== build 54 ==
// top
module top(
    input clk, rst,
    input [3:0] key_in,
    output [6:0] seg,
    output [7:0] sel,
    output reg [2:0] led, sel_led,
    output buz
);
make LEC_CHECK=0 ABC_AREA=1 CAP_MARGIN=0 CORE_ASPECT_RATIO=0.91 CORE_MARGIN=2 CORE_UTILIZATION=72 CTS_CLUSTER_DIAMETER=376 CTS_CLUSTER_SIZE=37 PLACE_DENSITY=0.42 SLEW_MARGIN=20 finish   # period 4.52 ns
run.sh (not shown) runs the stock make flow with config.mk's settings and CLKGATE_MAP_FILE=.
STATUS run=build 54 STAGES=ALL_DONE FINAL_CHECKS=FAILED CAUSE=negative setup slack
### build 54 -> build 57
Settings: CTS_CLUSTER_SIZE: 37 -> 98; ABC_AREA: 1 -> unset; PLACE_DENSITY: 0.42 -> unset; CTS_CLUSTER_DIAMETER: 376 -> 395; CORE_ASPECT_RATIO: 0.91 -> unset; the clock period (ns, I/O delays scaled along): 4.52 -> 9.56.
==> results <==
Summary of build 57 over build 54: core utilization now sits lower; global-route usage dropped 6.1 points; global-route met2 utilization now sits lower; proportion of power drawn by the clock network higher.
Build 57 | stages: all done | timing, DRC, antenna: all pass
What build 77 does differently from build 57 at the input level:
Settings: TNS_END_PERCENT now 15, previously not set; CAP_MARGIN now 20, was 0; PLACE_DENSITY now 0.4, previously not set; CTS_CLUSTER_DIAMETER no longer set, was 395; CORE_UTILIZATION now 66, was 72; the clock period (ns, I/O delays scaled along) now 5.53, was 9.56.
--- outcome ---
[flow] build 77 | stages: complete | final checks: fail | reason: negative setup slack. [compare] base=build 57 new=build 77: routed length on met3 has decreased; setup slack after layout has decreased; number of tap cells inserted has increased; post-CTS setup buffer count has increased. Of build 77 and build 57, it is build 77 that has the lower global-route usage. Via count of the first global-routing pass for build 77: 215 up relative to build 57. Stage delay of the slowest cell on the critical path in build 77 is 0.15 ns below build 57. Compared with build 57, build 77 ends up with a larger final cell area. Row number of cells on the critical path: build 77 higher / build 57 lower. Build 77 ended up with more standard cells than build 57.
> inputs changed (build 77 -> build 1)
Settings: TNS_END_PERCENT no longer set, was 15; PLACE_DENSITY no longer set, was 0.4; the clock period (ns, I/O delays scaled along) now 9.56, was 5.53.
[summary]
In build 1, the post-layout period usage of the worst path came out 22 points below the value in build 77.
There was hardly any difference in number of different library cells in the post-synthesis netlist between build 1 and build 77.
[build 1] clock distribution power fell 40% relative to build 77
Min clock network fraction of design power across build 77 and build 1: build 77
Build 1: PASS, flow complete, no timing, DRC or antenna violations
Changes observed in build 1 relative to build 77: clock transition at the registers of the reported paths closely matched the old numbers, signed area change from the synthesized netlist to the final layout shrank by 6.1 points, clock tree buffer count of the final layout moved down.
Sequential power down about 40% in build 1 wrt build 77
Number of non-clock buffers ends up higher on build 77.
The power of build 1 falls short of that of build 77 by 0.99 mW.
Looking at wire length, build 1 sits about 4% below build 77.
[inputs] build 69 vs build 1
Settings: clearing CTS_CLUSTER_SIZE, which used to be 98; swapping 66 for 40 in CORE_UTILIZATION; swapping 9.56 for 7.99 in the clock period (ns, I/O delays scaled along).
Findings:
Compare build 1 and build 69 | number of rows in the core area higher: build 69. Across both runs, chip footprint was higher for build 69 than for build 1. The setup slack reported for build 69 is smaller than that of build 1 by 1.44 ns. Looking at global-route usage across build 1 and build 69, the one that comes out higher is build 1.

========
top again, from the RTL that the note above started with.
## top
module top(
    input clk, rst,
    input [3:0] key_in,
    output [6:0] seg,
    output [7:0] sel,
    output reg [2:0] led, sel_led,
    output buz
);
    wire [2:0] key_val;
    localparam  S1 = 3'd1,
                S2 = 3'd2,
                S3 = 3'd3,
                S4 = 3'd4;
    key u_key(
        .clk(clk),
        .rst(rst),
        .key_in(key_in),
        .key_val(key_val)
    );
    reg [20:0] data_to_show;
    seg u_seg(
        .clk(clk),
        .rst(rst),
        .seg(seg),
        .sel(sel),
        .data(data_to_show)
    );
    wire [20:0] data_clock, data_stopwatch, data_timer;
    wire [2:0] led_clock, led_timer;
    wire [2:0] key_val_clock, key_val_stopwatch, key_val_timer;
    reg [1:0] current_state, next_state;
    localparam  CLOCK       = 2'b00,
                STOPWATCH   = 2'b01,
                TIMER       = 2'b11;
    assign key_val_clock = (current_state == CLOCK) ? key_val : 3'd0;
    assign key_val_stopwatch = (current_state == STOPWATCH) ? key_val : 3'd0;
    assign key_val_timer = (current_state == TIMER) ? key_val : 3'd0;
    clock u_clock (
        .clk(clk),
        .rst(rst),
        .key_val(key_val_clock),
        .data(data_clock),
        .led(led_clock)
    );
    stopwatch u_stopwatch (
        .clk(clk),
        .rst(rst),
        .key_val(key_val_stopwatch),
        .data(data_stopwatch)
    );
    timer u_timer (
        .clk(clk),
        .rst(rst),
        .key_val(key_val_timer),
        .data(data_timer),
        .led(led_timer),
        .buz(buz)
    );
    always @(posedge clk or negedge rst) begin
        if (!rst) begin
            current_state <= CLOCK;
        end else begin
            current_state <= next_state;
        end
    end
    always @(*) begin
        next_state = current_state;
        case (current_state)
            CLOCK: begin
                if (key_val == S1) begin
                    next_state = STOPWATCH;
                end else begin
  ...
Settings: LEC_CHECK=0, ABC_AREA=1, CAP_MARGIN=20, CORE_ASPECT_RATIO=1.01, CORE_MARGIN=4, CORE_UTILIZATION=56, CTS_CLUSTER_DIAMETER=264, CTS_CLUSTER_SIZE=49, GPL_TIMING_DRIVEN=0, MIN_ROUTING_LAYER=met2, SLEW_MARGIN=20; clock period 10.4 ns.
Rerun with:
CORE_ASPECT_RATIO = default   (was 1.01)
CORE_MARGIN = 2   (was 4)
CORE_UTILIZATION = 68   (was 56)
CTS_CLUSTER_DIAMETER = default   (was 264)
CTS_CLUSTER_SIZE = 15   (was 49)
GPL_TIMING_DRIVEN = default   (was 0)
MIN_ROUTING_LAYER = default   (was met2)
clock period = 4.52 ns   (was 10.4 ns; I/O delays follow)
Outcome:
- Now the flow completed, yet does not pass: setup timing
- worst setup slack got worse by 4.4 ns
- flip-flop count does not change
- sequential share of layout area came out lower by 3.4 points
- worst hold slack improved by 0.018 ns
- wire length is higher by 28%
- power climbs by 140%
- via count falls by 17%
Rerun with:
CORE_UTILIZATION = 72   (was 68)
CTS_CLUSTER_DIAMETER = 78   (was default)
CTS_CLUSTER_SIZE = 37   (was 15)
PLACE_DENSITY_LB_ADDON = 0.26   (was default)
The changed run reached the layout checks and failed them: setup timing.
Die size went down by 5.4%.
Routed wire length rose by about 17%.
Power rose by 2.3%.
Final cell count is about the same.
Global-route usage rises by 9.8 points.
Sequential power barely changes.

========
Setup of juniper:
top again, from the RTL that the note above started with.
clock: 9.7 ns
lec_check: 0
cap_margin: 0
cell_pad_in_sites_global_placement: 0
core_margin: 5
core_utilization: 68
cts_cluster_size: 17
hold_slack_margin: 0.14
max_routing_layer: met5
min_routing_layer: met1
setup_slack_margin: 1.66
slew_margin: 20
Input changes introduced in raven (baseline for comparison: juniper):
# juniper
export LEC_CHECK = 0
export CAP_MARGIN = 0
export CELL_PAD_IN_SITES_GLOBAL_PLACEMENT = 0
export CORE_MARGIN = 5
export CORE_UTILIZATION = 68
export CTS_CLUSTER_SIZE = 17
export HOLD_SLACK_MARGIN = 0.14
export MAX_ROUTING_LAYER = met5
export MIN_ROUTING_LAYER = met1
export SETUP_SLACK_MARGIN = 1.66
export SLEW_MARGIN = 20
create_clock -name core_clock -period 9.7 [get_ports {clk}]
# raven
export LEC_CHECK = 0
export CAP_MARGIN = 0
export CELL_PAD_IN_SITES_DETAIL_PLACEMENT = 1
export CELL_PAD_IN_SITES_GLOBAL_PLACEMENT = 1
export CORE_MARGIN = 5
export CORE_UTILIZATION = 52
export CTS_CLUSTER_DIAMETER = 178
export CTS_CLUSTER_SIZE = 100
export GPL_ROUTABILITY_DRIVEN = 0
export HOLD_SLACK_MARGIN = 0.14
export MAX_ROUTING_LAYER = met5
export MIN_ROUTING_LAYER = met1
export PLACE_DENSITY = 0.42
export SETUP_SLACK_MARGIN = -0.36
export SLEW_MARGIN = 20
create_clock -name core_clock -period 9.7 [get_ports {clk}]
[summary]
- Each of the runs, namely raven and juniper, reached the end of the flow and came out clean.
- juniper and raven ended up with roughly the same sequential share of layout area.
- The sequential share of power of raven exceeds that of juniper by 1.3 points.
- Going from juniper to raven, cell area did not really move, combinational group share of total power now sits higher, global router's overall resource usage went down by 2.7 points.
## Diff of input files: tundra against raven
# raven
export LEC_CHECK = 0
export CAP_MARGIN = 0
export CELL_PAD_IN_SITES_DETAIL_PLACEMENT = 1
export CELL_PAD_IN_SITES_GLOBAL_PLACEMENT = 1
export CORE_MARGIN = 5
export CORE_UTILIZATION = 52
export CTS_CLUSTER_DIAMETER = 178
export CTS_CLUSTER_SIZE = 100
export GPL_ROUTABILITY_DRIVEN = 0
export HOLD_SLACK_MARGIN = 0.14
export MAX_ROUTING_LAYER = met5
export MIN_ROUTING_LAYER = met1
export PLACE_DENSITY = 0.42
export SETUP_SLACK_MARGIN = -0.36
export SLEW_MARGIN = 20
create_clock -name core_clock -period 9.7 [get_ports {clk}]
# tundra
export LEC_CHECK = 0
export CAP_MARGIN = 0
export CELL_PAD_IN_SITES_GLOBAL_PLACEMENT = 1
export CORE_MARGIN = 5
export CORE_UTILIZATION = 52
export CTS_CLUSTER_DIAMETER = 132
export CTS_CLUSTER_SIZE = 49
export HOLD_SLACK_MARGIN = 0.14
export MAX_ROUTING_LAYER = met5
export MIN_ROUTING_LAYER = met1
export PLACE_DENSITY_LB_ADDON = 0.24
export SETUP_SLACK_MARGIN = 1.68
export SLEW_MARGIN = 20
create_clock -name core_clock -period 9.7 [get_ports {clk}]
### Flow results
Between tundra and raven, it is tundra whose count of vias placed by the detailed router is lower, by about 3%. Re non-clock buffer instance count of the final layout: no difference whatsoever between raven and tundra. Re smallest setup slack after layout: tundra is 0.29 ns up on raven. The routed length per instance in tundra was lower than what raven gave. Looking at met3 layer usage reported by global route across raven and tundra, the one that comes out higher is tundra. tundra vs. raven: detailed-routing iteration count for the pre-antenna-repair pass lower; total power lower; critical path's largest stage delay lower; tightest slew margin relative to the limit higher. Wire: tundra routes less than raven.
Edits applied to the flow inputs when going from tundra to zinc:
# tundra
export LEC_CHECK = 0
export CAP_MARGIN = 0
export CELL_PAD_IN_SITES_GLOBAL_PLACEMENT = 1
export CORE_MARGIN = 5
export CORE_UTILIZATION = 52
export CTS_CLUSTER_DIAMETER = 132
export CTS_CLUSTER_SIZE = 49
export HOLD_SLACK_MARGIN = 0.14
export MAX_ROUTING_LAYER = met5
export MIN_ROUTING_LAYER = met1
export PLACE_DENSITY_LB_ADDON = 0.24
export SETUP_SLACK_MARGIN = 1.68
export SLEW_MARGIN = 20
create_clock -name core_clock -period 9.7 [get_ports {clk}]
# zinc
export LEC_CHECK = 0
export CAP_MARGIN = 0
export CELL_PAD_IN_SITES_GLOBAL_PLACEMENT = 1
export CORE_MARGIN = 2
export CORE_UTILIZATION = 65
export CTS_CLUSTER_SIZE = 17
export MAX_ROUTING_LAYER = met5
export MIN_ROUTING_LAYER = met1
export SLEW_MARGIN = 20
create_clock -name core_clock -period 5.68 [get_ports {clk}]
## What came out
The final layout from zinc, which completed every stage, passed the timing, design-rule and antenna checks at the end of the flow.
Between tundra and zinc, the clock skew figures differ only marginally.
Looking at total power, zinc sits 1.0 mW above tundra.
zinc packs its core more tightly than tundra.
Power is estimated from default activity; no workload was simulated.
